==> inputs of v2 <==
==> flow/design.v (excerpt) <==
module SIGNAL_GENERATOR_ANALYZER
(
	input CLK_100MHz,
	input rst,
	output logic [15:0] MUAFR_MOSI_P,
	output [15:0] MUAFR_MOSI_N,
	input  logic [15:0] MUAFR_MISO_P,
	input  logic [15:0] MUAFR_MISO_N,
	input enable_generate,
	output logic [15:0] status_wire,
	output [15:0] status_gen
);
logic kz;
logic kz_P;
logic kz_N;
logic [15: 0] status_gen_P;
logic [15: 0] status_gen_N;
assign status_gen [15: 0] = status_gen_P [15: 0] & status_gen_N [15: 0];
assign kz = kz_N & kz_P;
localparam cnt_ETALON_GEN_min = 20;
localparam cnt_ETALON_GEN_max = 250;
assign MUAFR_MOSI_N [15: 0]  = ~ MUAFR_MOSI_P [15: 0];
localparam ITERATION = 102;
logic [2: 0] prev_flag_signal_P;
logic [7: 0] cnt_kz_signal_P;
logic [7: 0] cnt_kz_signal_N;
logic [15: 0] fail;
logic [3: 0] j;
logic flag_signal_P;
logic [9: 0] cnt_true_channel [15: 0];
logic [9: 0] cnt_status_true;
wire [8:0] test_cnt_1 [15: 0];
wire [8:0] test_cnt_0 [15: 0];
genvar i;
generate
	for (i = 0; i < 16; i = i + 1)
	begin : generator
		wire [11:0] full_cnt_1;
		wire [11:0] full_cnt_0;
		SIGNAL_GENERATOR_ANALYZER_ONE_WIRE signal_generator_analyzer_one_wire
		(
			.CLK_100MHz(CLK_100MHz),
			.rst(rst),
			.enable_generate(enable_generate),
			.MUAFR_MISO_P(MUAFR_MISO_P[i]),
			.MUAFR_MISO_N(MUAFR_MISO_N[i]),
			.test_cnt_1(full_cnt_1),
			.test_cnt_0(full_cnt_0)
		);
		assign test_cnt_1[i] = full_cnt_1[8:0];
		assign test_cnt_0[i] = full_cnt_0[8:0];
	always @(posedge CLK_100MHz)
	if (rst)
		status_gen_P [i] <= 0;
	else if (enable_generate == 0)
		if ((test_cnt_1 [i] > cnt_ETALON_GEN_min - 1) & (test_cnt_1 [i] < cnt_ETALON_GEN_max + 1))
			status_gen_P [i] <= 1;
		else
			status_gen_P [i] <= 0;
	always @(posedge CLK_100MHz)
	if (rst)
		status_gen_N [i] <= 0;
	else if (enable_generate == 0)
		if ((test_cnt_0 [i] > cnt_ETALON_GEN_min - 1) & (test_cnt_0 [i] < cnt_ETALON_GEN_max + 1))
			status_gen_N [i] <= 1;
		else
			status_gen_N [i] <= 0;
	end
endgenerate
  ...
Settings: LEC_CHECK=0, ABC_AREA=0, CAP_MARGIN=20, CELL_PAD_IN_SITES_DETAIL_PLACEMENT=0, CORE_MARGIN=2, CORE_UTILIZATION=61, CTS_CLUSTER_SIZE=71, GPL_TIMING_DRIVEN=1, HOLD_SLACK_MARGIN=0.08, SETUP_SLACK_MARGIN=1.15, SLEW_MARGIN=20; clock period 5.78 ns.
run.sh (not shown) runs the stock make flow with config.mk's settings and CLKGATE_MAP_FILE=.
==> v6: changes against v2 <==
--- a/flow/config.mk
+++ b/flow/config.mk
@@ -10,7 +10,11 @@
 export CELL_PAD_IN_SITES_DETAIL_PLACEMENT = 0
+export CELL_PAD_IN_SITES_GLOBAL_PLACEMENT = 3
 export CORE_MARGIN = 2
-export CORE_UTILIZATION = 61
-export CTS_CLUSTER_SIZE = 71
-export GPL_TIMING_DRIVEN = 1
+export CORE_UTILIZATION = 17
+export CTS_CLUSTER_DIAMETER = 74
+export CTS_CLUSTER_SIZE = 32
+export GPL_TIMING_DRIVEN = 0
 export HOLD_SLACK_MARGIN = 0.08
+export MIN_ROUTING_LAYER = met2
+export PLACE_DENSITY_LB_ADDON = 0.21
 export SETUP_SLACK_MARGIN = 1.15
==> flow/constraint.sdc (replaced) <==
create_clock -name core_clock -period 7.38 [get_ports {CLK_100MHz}]
set_input_delay 1.4760 -clock core_clock [delete_from_list [all_inputs] [get_ports {CLK_100MHz}]]
set_output_delay 1.4760 -clock core_clock [all_outputs]
set_load 0.01 [all_outputs]
==> results <==
Of v6 and v2, v2 has the higher sequential share of layout area (gap 2.6 points). In critical path depth, v2 and v6 do not differ. Worst hold slack: v2 is higher than v6 (46 ps). v6 produced a layout that fails on DRC. v2 completed with no timing, DRC or antenna violations. Non-clock buffer count: v2 is lower than v6 (101). Die area: v2 is smaller than v6 (about 70%). Cell count: v2 is lower than v6 (about 30%). In v2 the combinational power is higher than in v6, by 35%. Sequential cell count is the same in v6 and v2.

========
==> build 86: inputs <==
Starting RTL as in the previous note.
clock: 10.2 ns
lec_check: 0
abc_area: 1
cap_margin: 20
cell_pad_in_sites_global_placement: 3
core_margin: 7
core_utilization: 40
cts_cluster_size: 53
gpl_routability_driven: 1
gpl_timing_driven: 1
min_routing_layer: met2
setup_slack_margin: 0.46
slew_margin: 20
tns_end_percent: 70
==> build 39: changes against build 86 <==
==> flow/config.mk (replaced) <==
export PLATFORM = sky130hd
export DESIGN_NAME = SIGNAL_GENERATOR_ANALYZER
export DESIGN_NICKNAME = SIGNAL_GENERATOR_ANALYZER
export VERILOG_FILES = /design/flow/design.v
export SDC_FILE = /design/flow/constraint.sdc
export NUM_CORES = 4
export LEC_CHECK = 0
export CAP_MARGIN = 20
export CORE_MARGIN = 2
export CORE_UTILIZATION = 45
export SLEW_MARGIN = 20
==> flow/constraint.sdc (replaced) <==
create_clock -name core_clock -period 5.22 [get_ports {CLK_100MHz}]
set_input_delay 1.0440 -clock core_clock [delete_from_list [all_inputs] [get_ports {CLK_100MHz}]]
set_output_delay 1.0440 -clock core_clock [all_outputs]
set_load 0.01 [all_outputs]
==> trial 76: changes against build 86 <==
==> flow/config.mk (replaced) <==
export PLATFORM = sky130hd
export DESIGN_NAME = SIGNAL_GENERATOR_ANALYZER
export DESIGN_NICKNAME = SIGNAL_GENERATOR_ANALYZER
export VERILOG_FILES = /design/flow/design.v
export SDC_FILE = /design/flow/constraint.sdc
export NUM_CORES = 4
export LEC_CHECK = 0
export ABC_AREA = 0
export CAP_MARGIN = 20
export CELL_PAD_IN_SITES_DETAIL_PLACEMENT = 0
export CORE_MARGIN = 2
export CORE_UTILIZATION = 67
export CTS_CLUSTER_SIZE = 39
export GPL_TIMING_DRIVEN = 1
export HOLD_SLACK_MARGIN = 0.08
export SETUP_SLACK_MARGIN = 1.15
export SLEW_MARGIN = 20
==> flow/constraint.sdc (replaced) <==
create_clock -name core_clock -period 2.58 [get_ports {CLK_100MHz}]
set_input_delay 0.5160 -clock core_clock [delete_from_list [all_inputs] [get_ports {CLK_100MHz}]]
set_output_delay 0.5160 -clock core_clock [all_outputs]
set_load 0.01 [all_outputs]
==> notes <==
- Build 86 finished with timing, DRC and antenna clean. Trial 76 finished but fails on negative setup slack. Build 39 completed, yet does not pass: negative setup slack.
- The highest count of clock-buffer cells in the layout belongs to build 86, the lowest to trial 76.
- Core utilization, highest first: trial 76, build 39, build 86.
- Global-route usage: build 39 < build 86 < trial 76.
- Of trial 76 and build 86, trial 76 has the higher non-clock buffer count (gap 255).
- Between trial 76 and build 86, the lower via count is in trial 76 (gap 35%, measured against build 86).
- The highest setup slack belongs to build 86, the lowest to trial 76.
- Flip-flop count is the same in build 86 and trial 76.
- Between build 86 and build 39, the lower synthesized area is in build 39 (gap about 2.7%, measured against build 39).

========
==> fjord <==
==> flow/design.v <==
module SIGNAL_GENERATOR_ANALYZER_ONE_WIRE
(
	input CLK_100MHz,
	input rst,
	input  	MUAFR_MISO_P,
	input  	MUAFR_MISO_N,
	input 	enable_generate,
	output logic [11: 0] test_cnt_1,
	output logic [11: 0] test_cnt_0
);
localparam ITERATION = 1004; 
logic [3: 0] prev_MUAFR_MISO_P;
logic [3: 0] prev_MUAFR_MISO_N;
always @(posedge CLK_100MHz)
begin
	if (rst)
	begin
		prev_MUAFR_MISO_P <= 4'h0;
		prev_MUAFR_MISO_N <= 4'h0;
	end else
	begin
	prev_MUAFR_MISO_P[3] <= prev_MUAFR_MISO_P[2];
	prev_MUAFR_MISO_P[2] <= prev_MUAFR_MISO_P[1];
	prev_MUAFR_MISO_P[1] <= prev_MUAFR_MISO_P[0];
	prev_MUAFR_MISO_P[0] <= MUAFR_MISO_P;
	prev_MUAFR_MISO_N[3] <= prev_MUAFR_MISO_N[2];
	prev_MUAFR_MISO_N[2] <= prev_MUAFR_MISO_N[1];
	prev_MUAFR_MISO_N[1] <= prev_MUAFR_MISO_N[0];
	prev_MUAFR_MISO_N[0] <= MUAFR_MISO_N;
	end
end
logic [15: 0] cnt_analyzer;
logic [11: 0] cnt_skew_P;
logic [11: 0] cnt_skew_N;
always @(posedge CLK_100MHz)
begin
	if (rst)
	begin
		cnt_skew_P <= 0;
		cnt_skew_N <= 0;
		cnt_analyzer <= 0;
		test_cnt_1 <= 0;
		test_cnt_0 <= 0;
	end else
	if (enable_generate == 0)
		begin
			if ((~prev_MUAFR_MISO_P[2] & MUAFR_MISO_P) | (prev_MUAFR_MISO_P[2] & ~MUAFR_MISO_P))
				cnt_skew_P <= cnt_skew_P + 1;
			if ((~prev_MUAFR_MISO_N[2] & MUAFR_MISO_N) | (prev_MUAFR_MISO_N[2] & ~MUAFR_MISO_N))
				cnt_skew_N <= cnt_skew_N + 1;
			if (cnt_analyzer == (ITERATION - 2))
			begin
				cnt_skew_N <= 0;
				cnt_skew_P <= 0;
				test_cnt_1 <= cnt_skew_P;
				test_cnt_0 <= cnt_skew_N;
			end
			if (cnt_analyzer == ITERATION)
				cnt_analyzer <= 0;
			else
				cnt_analyzer <= cnt_analyzer + 1;
		end else
		begin
			cnt_skew_P <= 0;
			cnt_skew_N <= 0;
			cnt_analyzer <= 0;
		end
end
endmodule
module SIGNAL_GENERATOR_ANALYZER
(
	input CLK_100MHz,
	input rst,
	output logic [15:0] MUAFR_MOSI_P,
	output [15:0] MUAFR_MOSI_N,
	input  logic [15:0] MUAFR_MISO_P,
	input  logic [15:0] MUAFR_MISO_N,
	input enable_generate,
	output logic [15:0] status_wire,
	output [15:0] status_gen
);
logic kz;
logic kz_P;
logic kz_N;
logic [15: 0] status_gen_P;
logic [15: 0] status_gen_N;
assign status_gen [15: 0] = status_gen_P [15: 0] & status_gen_N [15: 0];
assign kz = kz_N & kz_P;
localparam cnt_ETALON_GEN_min = 20;
localparam cnt_ETALON_GEN_max = 250;
assign MUAFR_MOSI_N [15: 0]  = ~ MUAFR_MOSI_P [15: 0];
localparam ITERATION = 102;
logic [2: 0] prev_flag_signal_P;
logic [7: 0] cnt_kz_signal_P;
logic [7: 0] cnt_kz_signal_N;
logic [15: 0] fail;
logic [3: 0] j;
logic flag_signal_P;
logic [9: 0] cnt_true_channel [15: 0];
logic [9: 0] cnt_status_true;
wire [8:0] test_cnt_1 [15: 0];
wire [8:0] test_cnt_0 [15: 0];
genvar i;
generate
	for (i = 0; i < 16; i = i + 1)
	begin : generator
		wire [11:0] full_cnt_1;
		wire [11:0] full_cnt_0;
		SIGNAL_GENERATOR_ANALYZER_ONE_WIRE signal_generator_analyzer_one_wire
		(
			.CLK_100MHz(CLK_100MHz),
			.rst(rst),
			.enable_generate(enable_generate),
			.MUAFR_MISO_P(MUAFR_MISO_P[i]),
			.MUAFR_MISO_N(MUAFR_MISO_N[i]),
			.test_cnt_1(full_cnt_1),
			.test_cnt_0(full_cnt_0)
		);
		assign test_cnt_1[i] = full_cnt_1[8:0];
		assign test_cnt_0[i] = full_cnt_0[8:0];
	always @(posedge CLK_100MHz)
	if (rst)
		status_gen_P [i] <= 0;
	else if (enable_generate == 0)
		if ((test_cnt_1 [i] > cnt_ETALON_GEN_min - 1) & (test_cnt_1 [i] < cnt_ETALON_GEN_max + 1))
			status_gen_P [i] <= 1;
		else
			status_gen_P [i] <= 0;
	always @(posedge CLK_100MHz)
	if (rst)
		status_gen_N [i] <= 0;
	else if (enable_generate == 0)
		if ((test_cnt_0 [i] > cnt_ETALON_GEN_min - 1) & (test_cnt_0 [i] < cnt_ETALON_GEN_max + 1))
			status_gen_N [i] <= 1;
		else
			status_gen_N [i] <= 0;
	end
endgenerate
integer k;
always @(posedge CLK_100MHz)
begin
	if (rst)
	begin
		MUAFR_MOSI_P <= 16'h0;
		prev_flag_signal_P <= 3'b0;
		cnt_kz_signal_P <= 0;
		cnt_kz_signal_N <= 0;
		kz_P <= 0;
		kz_N <= 0;
		fail <= 16'hFFFF;
		j <= 0;
		flag_signal_P <= 1;
		for (k = 0; k < 16; k = k + 1)
			cnt_true_channel [k] <= 0;
		cnt_status_true <= 0;
		status_wire <= 16'h0;
	end else
	if (enable_generate == 1)
	begin
		if (flag_signal_P == 1)		 
		begin
			if (prev_flag_signal_P [0] != flag_signal_P)
			begin
				MUAFR_MOSI_P [15: 0] <= 16'h0;
			end else
			begin
				MUAFR_MOSI_P [j] <= ((cnt_status_true  < (ITERATION - 6)) & (cnt_status_true >= 0)) ? 1 : 0;
			end
		end	else
		begin
			if (prev_flag_signal_P [0] != flag_signal_P)
			begin
				MUAFR_MOSI_P [15: 0] <= 16'hFFFF;
			end else
			begin
				MUAFR_MOSI_P [j] <= ((cnt_status_true  < (ITERATION - 6)) & (cnt_status_true >= 0)) ? 0 : 1;
			end
		end
		prev_flag_signal_P [2] <= prev_flag_signal_P [1];
		prev_flag_signal_P [1] <= prev_flag_signal_P [0];
		prev_flag_signal_P [0] <= flag_signal_P;
		if (cnt_status_true  == (ITERATION - 3))  
		begin
			j <= j + 1;
			cnt_status_true <= 0;
			if (j == 15)
				flag_signal_P <= flag_signal_P + 1;
			if (fail[j] == 0)
				status_wire [j] <= 1;
			else
				status_wire [j] <= 0;
		end else
			cnt_status_true <= cnt_status_true + 1;
		if ((cnt_status_true  == (ITERATION - 4)) & (flag_signal_P == 0))  
			if ((cnt_true_channel [j] > (ITERATION >> 1)) & (cnt_true_channel [j] < (ITERATION << 1)) & (kz == 1))
				fail[j] <= 0;
			else
				fail[j] <= 1;
		if ((cnt_status_true  > (ITERATION - 7)) & (flag_signal_P == 0))  
			if (cnt_kz_signal_P > (ITERATION - 15))
				kz_P <= 1;
			else
				kz_P <= 0;
		if ((cnt_status_true  > (ITERATION - 7)) & (flag_signal_P == 0))	 
			if (cnt_kz_signal_N > (ITERATION - 15))
				kz_N <= 1;
			else
				kz_N <= 0;
		if (cnt_status_true  == (ITERATION - 4))  
			cnt_true_channel [j] <= 0;
		else
			if ((MUAFR_MISO_P [j] == flag_signal_P) & (MUAFR_MISO_N [j] != flag_signal_P))
				cnt_true_channel [j] <= cnt_true_channel [j] + 1;
		if (cnt_status_true  == (ITERATION - 4))  
			cnt_kz_signal_P <= 0;
		else
			if (((MUAFR_MISO_P [0] == MUAFR_MISO_P [j]) + (MUAFR_MISO_P [1] == MUAFR_MISO_P [j]) + (MUAFR_MISO_P [2] == MUAFR_MISO_P [j]) + (MUAFR_MISO_P [3] == MUAFR_MISO_P [j]) + (MUAFR_MISO_P [4] == MUAFR_MISO_P [j]) + (MUAFR_MISO_P [5] == MUAFR_MISO_P [j]) + (MUAFR_MISO_P [6] == MUAFR_MISO_P [j]) + (MUAFR_MISO_P [7] == MUAFR_MISO_P [j]) + (MUAFR_MISO_P [8] == MUAFR_MISO_P [j]) + (MUAFR_MISO_P [9] == MUAFR_MISO_P [j]) + (MUAFR_MISO_P [10] == MUAFR_MISO_P [j]) + (MUAFR_MISO_P [11] == MUAFR_MISO_P [j]) + (MUAFR_MISO_P [12] == MUAFR_MISO_P [j]) + (MUAFR_MISO_P [13] == MUAFR_MISO_P [j])) == 1)
				cnt_kz_signal_P <= cnt_kz_signal_P + 1;
		if (cnt_status_true  == (ITERATION - 3)) 
			cnt_kz_signal_N <= 0;
		else
			if (((MUAFR_MISO_N [0] == MUAFR_MISO_N [j]) + (MUAFR_MISO_N [1] == MUAFR_MISO_N [j]) + (MUAFR_MISO_N [2] == MUAFR_MISO_N [j]) + (MUAFR_MISO_N [3] == MUAFR_MISO_N [j]) + (MUAFR_MISO_N [4] == MUAFR_MISO_N [j]) + (MUAFR_MISO_N [5] == MUAFR_MISO_N [j]) + (MUAFR_MISO_N [6] == MUAFR_MISO_N [j]) + (MUAFR_MISO_N [7] == MUAFR_MISO_N [j]) + (MUAFR_MISO_N [8] == MUAFR_MISO_N [j]) + (MUAFR_MISO_N [9] == MUAFR_MISO_N [j]) + (MUAFR_MISO_N [10] == MUAFR_MISO_N [j]) + (MUAFR_MISO_N [11] == MUAFR_MISO_N [j]) + (MUAFR_MISO_N [12] == MUAFR_MISO_N [j]) + (MUAFR_MISO_N [13] == MUAFR_MISO_N [j])) > 13)
				cnt_kz_signal_N <= cnt_kz_signal_N + 1;
		end else
		begin
			j <= 0;
			cnt_true_channel [j] <= 0;
			cnt_status_true <= 0;
			flag_signal_P <= 0;
			MUAFR_MOSI_P <= 16'h0;
		end
end
endmodule
==> flow/run.sh <==
#!/bin/bash
# the make line also repeats each setting of config.mk as NAME=value (left out here)
make -C /OpenROAD-flow-scripts/flow DESIGN_CONFIG=/design/flow/config.mk WORK_HOME=/design/flow/orfs CLKGATE_MAP_FILE= finish
==> flow/config.mk <==
export PLATFORM = sky130hd
export DESIGN_NAME = SIGNAL_GENERATOR_ANALYZER
export DESIGN_NICKNAME = SIGNAL_GENERATOR_ANALYZER
export VERILOG_FILES = /design/flow/design.v
export SDC_FILE = /design/flow/constraint.sdc
export NUM_CORES = 4
export LEC_CHECK = 0
export ABC_AREA = 1
export CAP_MARGIN = 20
export CELL_PAD_IN_SITES_GLOBAL_PLACEMENT = 1
export CORE_MARGIN = 7
export CORE_UTILIZATION = 40
export CTS_CLUSTER_SIZE = 100
export GPL_TIMING_DRIVEN = 0
export MIN_ROUTING_LAYER = met2
export SETUP_SLACK_MARGIN = 0.46
export SLEW_MARGIN = 20
export TNS_END_PERCENT = 70
==> flow/constraint.sdc <==
create_clock -name core_clock -period 10.2 [get_ports {CLK_100MHz}]
set_input_delay 2.0400 -clock core_clock [delete_from_list [all_inputs] [get_ports {CLK_100MHz}]]
set_output_delay 2.0400 -clock core_clock [all_outputs]
set_load 0.01 [all_outputs]
==> zinc (differences from fjord) <==
CELL_PAD_IN_SITES_GLOBAL_PLACEMENT = 3   (was 1)
CTS_CLUSTER_SIZE = 53   (was 100)
GPL_ROUTABILITY_DRIVEN = 1   (was unset)
==> flow/constraint.sdc (replaced) <==
create_clock -name core_clock -period 5.73 [get_ports {CLK_100MHz}]
set_input_delay 1.1460 -clock core_clock [delete_from_list [all_inputs] [get_ports {CLK_100MHz}]]
set_output_delay 1.1460 -clock core_clock [all_outputs]
set_load 0.01 [all_outputs]
==> comparison table <==
Total via count in the routed design: fjord 60.8k; zinc 61.0k
Sw frac: fjord 0.238; zinc 0.240
Total number of cells along the worst setup path: fjord 24; zinc 28
Global-route wire length before repair: fjord 226 mm; zinc 233 mm
Number of diodes: fjord 19; zinc 17
Non-clock buffering overhead in the final layout: fjord 0.0324; zinc 0.0375
Net switching component of the power: fjord 2570 µW; zinc 4590 µW
Number of buffers inserted during clock tree synthesis: fjord 141; zinc 142
Post-CTS Resized: fjord 0; zinc 93
Worst reg2reg path startpoint: fjord j[1]; zinc j[0]
Internal cell power: fjord 8220 µW; zinc 14,500 µW
Signal arrival time at the worst endpoint: fjord 8.77 ns; zinc 5.98 ns
Worst slack at placement: fjord 1.55 ns; zinc -1.08 ns
Via-to-Cell Ratio: fjord 6.89; zinc 6.87
Number of nets in the final layout: fjord 7,110; zinc 7,152
Register-to-register setup slack: fjord 3.11 ns; zinc 0.47 ns
Stage-log warning count: fjord 69; zinc 70
Result of the run: fjord no timing/DRC/antenna violations; zinc no timing/DRC/antenna violations
Total power consumption of the routed design: fjord 10,800 µW; zinc 19,100 µW
Destination of the worst register-to-register timing path: fjord cnt_kz_signal_N[3]; zinc cnt_kz_signal_P[6]
Pre-Repair DR Iteration Count: fjord 9; zinc 13
DRC marker count from the first detailed-route iteration: fjord 7,464; zinc 7,918
Crit path max-delay cell type: fjord nor3_1; zinc fa_1
Leakage component of the power: fjord 0.0216 µW; zinc 0.0219 µW
Post-synthesis to final-layout area growth: fjord 15.4%; zinc 16.3%
Actual transition at the worst max-transition pin: fjord 1.11 ns; zinc 1.04 ns
Power figures rest on the tool's default switching activity, not on a simulated workload.
